==> inputs of run D <==
==> flow/design.v <==
module AudioADC
(
input rst,  
input AUD_BCLK,  
input AUD_ADCLRCK,  
input AUD_ADCDAT,  
output reg done,
output reg [31:0]digital_signal_out
);
parameter START = 3'd0, RECIEVE = 3'd1, DONE = 3'd2, ERROR = 3'd3;
reg [2:0]S, NS;
reg [4:0]bits_left;
reg [31:0]temp_data;
always @(posedge AUD_BCLK or negedge rst)
begin
	if(rst == 1'b0)
		S <= START;
	else
		S <= NS;
end
always @ (posedge AUD_BCLK or negedge rst)
begin
	if(rst == 0)
	begin
		done <= 1'b0;
		bits_left <= 5'd31;
		digital_signal_out <= 31'd0;
	end
	else		
		case(S)
			START: 
			begin
				done <= 1'b0;
				bits_left <= 5'd31;
			end
			RECIEVE:
			begin
				bits_left <= bits_left - 5'd1;
				temp_data[bits_left] <= AUD_ADCDAT;
			end	
			DONE:
			begin
				done <= 1'b1;
				bits_left <= 5'd31;			
				digital_signal_out <= temp_data;
			end	
		endcase
end
always @ (*)
begin
	case (S)
		START:
		begin
			if(AUD_ADCLRCK == 1'd1)
				NS = RECIEVE;
			else
				NS = START;
		end
		RECIEVE:
		begin
			if(bits_left == 5'd0)
				NS = DONE;
			else
				NS = RECIEVE;
		end
		DONE: NS = START;
		ERROR: NS = ERROR;
		default: NS = ERROR;
	endcase
end
endmodule
module AudioDAC
(
input rst,
input AUD_BCLK,  
input AUD_DACLRCK,  
input [31:0]digital_signal_in,
output reg done,
output reg AUD_DACDAT  
);
parameter START = 3'd0, SEND = 3'd1, DONE = 3'd2, ERROR = 3'd3;
reg [2:0]S, NS;
reg [4:0]bits_left;
reg [31:0]temp_data;
always @(posedge AUD_BCLK or negedge rst)
begin
	if(rst == 1'b0)
		S <= START;
	else
		S <= NS;
end
always @ (posedge AUD_BCLK or negedge rst)
begin
	if(rst == 0)
		begin
			done <= 1'b0;
			bits_left <= 5'd31;
			temp_data <= 32'd0;
		end
	else
		case(S)
			START:
			begin
				done <= 1'b0;
				bits_left <= 5'd31;
				temp_data <= digital_signal_in;
			end
			SEND: bits_left <= bits_left - 5'd1;
			DONE:
			begin
				done <= 1'b1;				
				bits_left <= 5'd31;
			end
		endcase
end
always @ (*)
begin
	AUD_DACDAT = temp_data[bits_left];
	case (S)
		START:
		begin
			if(AUD_DACLRCK == 1)
				NS = SEND;
			else
				NS = START;	
		end
		SEND:
		begin
			if(bits_left == 5'd0)
				NS = DONE;
			else
				NS = SEND;
		end
		DONE: NS = START;
		ERROR: NS = ERROR;
		default: NS = ERROR;
	endcase
end
endmodule
module LowPassFilter
(
input rst,
input AUDIO_CLK, 
input AUD_DACLRCK, 
input [31:0]currentADCData,
output reg [31:0]lowPassFilterOutput
);
reg [31:0]lastAudioIn;
reg [31:0]lastOutput;
wire signed [31:0]leftAudio = {{16{currentADCData[31]}}, currentADCData[31:16]};
wire signed [31:0]leftLastOutput = {{16{lastOutput[31]}}, lastOutput[31:16]};
reg signed [31:0]leftResult;
wire signed [31:0]rightAudio = { {16{currentADCData[15]}}, currentADCData[15:0]};
wire signed [31:0]rightLastOutput = {{16{lastOutput[15]}}, lastOutput[15:0]};
reg signed [31:0]rightResult;
always @ (*)
begin
	leftResult = (($signed(32'd16) * $signed(leftAudio)) / $signed(32'd141)) + (($signed(32'd125) * $signed(leftLastOutput)) / $signed(32'd141));
	rightResult = (($signed(32'd16) * $signed(rightAudio)) / $signed(32'd141)) + (($signed(32'd125) * $signed(rightLastOutput)) / $signed(32'd141));
	lowPassFilterOutput[31:16] = leftResult[15:0];
	lowPassFilterOutput[15:0] =  rightResult[15:0];
end
always @ (posedge AUDIO_CLK or negedge rst)
begin	
	if(rst == 0)
		lastOutput <= 32'd0;
	else 
		if(AUD_DACLRCK == 1'b1)
			lastOutput <= lowPassFilterOutput;
end
endmodule
module HighPassFilter
(
input rst,
input AUDIO_CLK, 
input AUD_DACLRCK,  
input [31:0]currentADCData,
output reg [31:0]highPassFilterOutput
);
reg [31:0]lastAudioIn;
reg [31:0]lastOutput;
wire signed [31:0]leftAudio = {{16{currentADCData[31]}}, currentADCData[31:16]};
wire signed [31:0]leftLastOutput = {{16{lastOutput[31]}}, lastOutput[31:16]};
wire signed [31:0]leftLastInput = { {16{lastAudioIn[31]}}, lastAudioIn[31:16]};
reg signed [31:0]leftResult;
wire signed [31:0]rightAudio = {{16{currentADCData[15]}}, currentADCData[15:0]};
wire signed [31:0]rightLastOutput = {{16{lastOutput[15]}}, lastOutput[15:0]};
wire signed [31:0]rightLastInput = {{16{lastAudioIn[15]}}, lastAudioIn[15:0]};
reg signed [31:0]rightResult;
always @ (*)
begin
	leftResult = (($signed(32'd16) * ($signed(leftLastOutput) + $signed(leftAudio) - $signed(leftLastInput))) / $signed(32'd141));
	rightResult = (($signed(32'd16) * ($signed(rightLastOutput) + $signed(rightAudio) - $signed(rightLastInput))) / $signed(32'd141));
	highPassFilterOutput[31:16] = leftResult[15:0];
	highPassFilterOutput[15:0] =  rightResult[15:0];
end
always @ (posedge AUDIO_CLK or negedge rst)
begin	
	if(rst == 0)
	begin
		lastOutput <= 32'd0;
		lastAudioIn <= 32'd0;
	end
	else 
		if(AUD_DACLRCK == 1'b1)
		begin
			lastOutput <= highPassFilterOutput;
			lastAudioIn <= currentADCData;
		end
end
endmodule
module EchoFilter
(
input rst,
input AUDIO_CLK, 
input AUD_DACLRCK, 
input [31:0]currentADCData,
output reg [31:0]echoFilterOutput
);
reg [31:0]lastAudioIn;
wire signed [31:0]leftAudio = {{16{currentADCData[31]}}, currentADCData[31:16]};
wire signed [31:0]leftLastInput = {{16{lastAudioIn[31]}}, lastAudioIn[31:16]};
reg signed [31:0]leftResult;
wire signed [31:0]rightAudio = {{16{currentADCData[15]}}, currentADCData[15:0]};
wire signed [31:0]rightLastInput = {{16{lastAudioIn[15]}}, lastAudioIn[15:0]};
reg signed [31:0]rightResult;
always @ (*)
begin
	leftResult = (($signed(32'd3) * $signed(leftLastInput)) / $signed(32'd4)) + $signed(leftAudio) ;
	rightResult = (($signed(32'd3) * $signed(rightLastInput)) / $signed(32'd4)) + $signed(rightAudio);
	echoFilterOutput[31:16] = leftResult[15:0];
	echoFilterOutput[15:0] =  rightResult[15:0];
end
always @ (posedge AUDIO_CLK or negedge rst)
begin	
	if(rst == 0)
		lastAudioIn <= 32'd0;
	else 
		if(AUD_DACLRCK == 1'b1)
			lastAudioIn <= currentADCData;
end
endmodule
module audio_core
(
	input AUD_BCLK,
	input rst,
	input [2:0]SW,
	input AUD_ADCLRCK,
	input AUD_ADCDAT,
	input AUD_DACLRCK,
	output AUD_DACDAT
);
wire DACDone;
wire ADCDone;
wire [31:0]currentADCData;
reg [31:0]currentDACData;
AudioDAC myDAC(
	rst,  
	AUD_BCLK,  
	AUD_DACLRCK,  
	currentDACData,  
	DACDone,  
	AUD_DACDAT  
);
AudioADC myADC(
	rst,  
	AUD_BCLK,  
	AUD_ADCLRCK,  
	AUD_ADCDAT,  
	ADCDone,  
	currentADCData  
);
wire [31:0]lowPassFilterOutput;
LowPassFilter lowpass(rst, AUD_BCLK, AUD_DACLRCK, currentADCData, lowPassFilterOutput);
wire [31:0]highPassFilterOutput;
HighPassFilter highpass(rst, AUD_BCLK, AUD_DACLRCK, currentADCData, highPassFilterOutput);
wire [31:0]echoFilterOutput;
EchoFilter echo(rst, AUD_BCLK, AUD_DACLRCK, currentADCData, echoFilterOutput);
always @(*)
begin
	case({SW[2], SW[1], SW[0]})
		3'b001: currentDACData = lowPassFilterOutput; 
		3'b010: currentDACData = highPassFilterOutput; 
		3'b100: currentDACData = echoFilterOutput; 
		default: currentDACData = currentADCData;
	endcase
end
endmodule
==> flow/run.sh <==
#!/bin/bash
# the make line also repeats each setting of config.mk as NAME=value (left out here)
make -C /OpenROAD-flow-scripts/flow DESIGN_CONFIG=/design/flow/config.mk WORK_HOME=/design/flow/orfs CLKGATE_MAP_FILE= finish
==> flow/config.mk <==
export PLATFORM = sky130hd
export DESIGN_NAME = audio_core
export DESIGN_NICKNAME = audio_core
export VERILOG_FILES = /design/flow/design.v
export SDC_FILE = /design/flow/constraint.sdc
export NUM_CORES = 4
export LEC_CHECK = 0
export ABC_AREA = 1
export CAP_MARGIN = 20
export CORE_ASPECT_RATIO = 0.81
export CORE_MARGIN = 2
export CORE_UTILIZATION = 40
export CTS_CLUSTER_SIZE = 77
export GPL_ROUTABILITY_DRIVEN = 0
export GPL_TIMING_DRIVEN = 0
export MIN_ROUTING_LAYER = met2
export PLACE_DENSITY_LB_ADDON = 0.23
export SETUP_SLACK_MARGIN = -2.0
export SLEW_MARGIN = 40
==> flow/constraint.sdc <==
create_clock -name core_clock -period 41.3 [get_ports {AUD_BCLK}]
set_input_delay 8.2600 -clock core_clock [delete_from_list [all_inputs] [get_ports {AUD_BCLK}]]
set_output_delay 8.2600 -clock core_clock [all_outputs]
set_load 0.01 [all_outputs]
==> run Z: changes against run D <==
==> flow/config.mk (replaced) <==
export PLATFORM = sky130hd
export DESIGN_NAME = audio_core
export DESIGN_NICKNAME = audio_core
export VERILOG_FILES = /design/flow/design.v
export SDC_FILE = /design/flow/constraint.sdc
export NUM_CORES = 4
export LEC_CHECK = 0
export CAP_MARGIN = 15
export CORE_MARGIN = 2
export CORE_UTILIZATION = 72
export CTS_CLUSTER_DIAMETER = 354
export CTS_CLUSTER_SIZE = 99
export PLACE_DENSITY = 0.37
export SETUP_SLACK_MARGIN = -0.46
export SLEW_MARGIN = 20
==> flow/constraint.sdc (replaced) <==
create_clock -name core_clock -period 16.7 [get_ports {AUD_BCLK}]
set_input_delay 3.3400 -clock core_clock [delete_from_list [all_inputs] [get_ports {AUD_BCLK}]]
set_output_delay 3.3400 -clock core_clock [all_outputs]
set_load 0.01 [all_outputs]
==> run P: changes against run D <==
==> flow/config.mk (replaced) <==
export PLATFORM = sky130hd
export DESIGN_NAME = audio_core
export DESIGN_NICKNAME = audio_core
export VERILOG_FILES = /design/flow/design.v
export SDC_FILE = /design/flow/constraint.sdc
export NUM_CORES = 4
export LEC_CHECK = 0
export CAP_MARGIN = 20
export CORE_MARGIN = 2
export CORE_UTILIZATION = 54
export SETUP_SLACK_MARGIN = 4.52
export SLEW_MARGIN = 20
==> flow/constraint.sdc (replaced) <==
create_clock -name core_clock -period 15.4 [get_ports {AUD_BCLK}]
set_input_delay 3.0800 -clock core_clock [delete_from_list [all_inputs] [get_ports {AUD_BCLK}]]
set_output_delay 3.0800 -clock core_clock [all_outputs]
set_load 0.01 [all_outputs]
==> qor summary <==
                                                                          run P                    run D                      run Z
Timing endpoint of the critical path                        myDAC.temp_data[15]   lowpass.lastOutput[31]                          -
Site row count                                                              117                      116                        101
Total number of tap cells                                                 1,368                    1,652                          -
Reg2reg end                                                 myDAC.temp_data[15]   lowpass.lastOutput[31]                          -
Total number of vias                                                     71,800                   70,540                          -
Worst max-slew margin expressed relative to the limit                    21.75%                   38.43%                          -
Chip area in the Yosys report                                       0.05506 mm²              0.04999 mm²                0.05506 mm²
Vert. Die Dim                                                          323.3 µm                 322.2 µm                   280.5 µm
Core outline area                                                    0.1014 mm²               0.1238 mm²                0.07582 mm²
Buf/Inv on CP                                                                20                       28                          -
Die extent in x                                                        323.3 µm                 396.8 µm                   280.5 µm
Clock network area share                                                0.8793%                   1.723%                          -
Number of nets in the layout                                             10,810                    8,727                          -
Run status                                             finished with violations  complete, no violations  aborted with a tool error
Stage where the flow stopped                                                  -                        -   global routing (5_1_grt)
Layout check failures                                              setup timing                        -                          -
Met3 wire length                                                      15,260 µm                61,180 µm                          -
Cells resized by post-CTS repair                                            592                        0                        195
Pre-CTS setup slack                                                    -6180 ps                19,930 ps                   -6107 ps
Crit. path cell count                                                       100                      158                          -
Design Area, Final                                                  0.08580 mm²              0.05316 mm²                          -
